## old
Design cfs_aligner, start of the top module:
  module cfs_aligner#(
    parameter ALGN_DATA_WIDTH = 32,
    parameter FIFO_DEPTH      = 8,
    localparam int unsigned APB_ADDR_WIDTH    = 16,
    localparam int unsigned APB_DATA_WIDTH    = 32,
    localparam int unsigned ALGN_OFFSET_WIDTH = ALGN_DATA_WIDTH <= 8 ? 1 : $clog2(ALGN_DATA_WIDTH/8),
    localparam int unsigned ALGN_SIZE_WIDTH   = $clog2(ALGN_DATA_WIDTH/8)+1
  ) (
    input wire clk,
    input wire reset_n,
    input wire[APB_ADDR_WIDTH-1:0]    paddr,
    input wire                        pwrite,
    input wire                        psel,
    input wire                        penable,
    input wire[APB_DATA_WIDTH-1:0]    pwdata,
    output wire                       pready,
    output reg[APB_DATA_WIDTH-1:0]    prdata,
    output reg                        pslverr,
    input                             md_rx_valid,
    input[ALGN_DATA_WIDTH-1:0]        md_rx_data,
    input[ALGN_OFFSET_WIDTH-1:0]      md_rx_offset,
    input[ALGN_SIZE_WIDTH-1:0]        md_rx_size,
    output reg                        md_rx_ready,
    output reg                        md_rx_err,
    output reg                        md_tx_valid,
    output reg[ALGN_DATA_WIDTH-1:0]   md_tx_data,
    output reg[ALGN_OFFSET_WIDTH-1:0] md_tx_offset,
    output reg[ALGN_SIZE_WIDTH-1:0]   md_tx_size,
    input                             md_tx_ready,
    input                             md_tx_err,
    output reg                        irq
  );
    localparam int unsigned STATUS_CNT_DROP_WIDTH = 8;
    cfs_aligner_core#(
      .APB_ADDR_WIDTH( APB_ADDR_WIDTH),
      .ALGN_DATA_WIDTH(ALGN_DATA_WIDTH),
      .FIFO_DEPTH(     FIFO_DEPTH),
      .CDC_RX_TO_REG(  0),
      .CDC_REG_TO_TX(  0)) core (
      .pclk        (clk),
      .preset_n    (reset_n),
      .paddr       (paddr),
      .pwrite      (pwrite),
      .psel        (psel),
      .penable     (penable),
      .pwdata      (pwdata),
      .pready      (pready),
      .prdata      (prdata),
      .pslverr     (pslverr),
      .md_rx_clk   (clk),
      .md_rx_valid (md_rx_valid),
      .md_rx_data  (md_rx_data),
      .md_rx_offset(md_rx_offset),
  ...
Size: ~2800 cells after synthesis, roughly 170 I/O pins, roughly 35000 µm² of cells after synthesis.
==> flow/config.mk <==
export PLATFORM = sky130hd
export DESIGN_NAME = cfs_aligner
export DESIGN_NICKNAME = cfs_aligner
export VERILOG_FILES = /design/flow/design.v
export SDC_FILE = /design/flow/constraint.sdc
export NUM_CORES = 4
export LEC_CHECK = 0
export CAP_MARGIN = 5
export CORE_MARGIN = 8
export CORE_UTILIZATION = 31
export HOLD_SLACK_MARGIN = 0.03
export PLACE_DENSITY_LB_ADDON = 0.21
export SETUP_SLACK_MARGIN = 1.4
export SLEW_MARGIN = 40
==> flow/constraint.sdc <==
create_clock -name core_clock -period 7.08 [get_ports {clk}]
set_input_delay 1.4160 -clock core_clock [delete_from_list [all_inputs] [get_ports {clk}]]
set_output_delay 1.4160 -clock core_clock [all_outputs]
set_load 0.01 [all_outputs]
run.sh (not shown) runs the stock make flow with config.mk's settings and CLKGATE_MAP_FILE=.
old finished end to end and its layout was clean on timing, DRC and antenna.
Input-level comparison between new and old:
==> flow/config.mk <==
export PLATFORM = sky130hd
export DESIGN_NAME = cfs_aligner
export DESIGN_NICKNAME = cfs_aligner
export VERILOG_FILES = /design/flow/design.v
export SDC_FILE = /design/flow/constraint.sdc
export NUM_CORES = 4
export LEC_CHECK = 0
export CAP_MARGIN = 20
export CORE_MARGIN = 2
export CORE_UTILIZATION = 11
export SLEW_MARGIN = 20
==> flow/constraint.sdc <==
create_clock -name core_clock -period 11.8 [get_ports {clk}]
set_input_delay 2.3600 -clock core_clock [delete_from_list [all_inputs] [get_ports {clk}]]
set_output_delay 2.3600 -clock core_clock [all_outputs]
set_load 0.01 [all_outputs]
==> comparison <==
- Going from old to new, via count saw an increase; post-route worst hold slack fell 0.011 ns; tap cell instance count has increased; worst endpoint required time went up 3.78 ns.
- Utilization old -> new: down
- Compared with old, via count of the first global-routing pass in new decreased by a few percent.
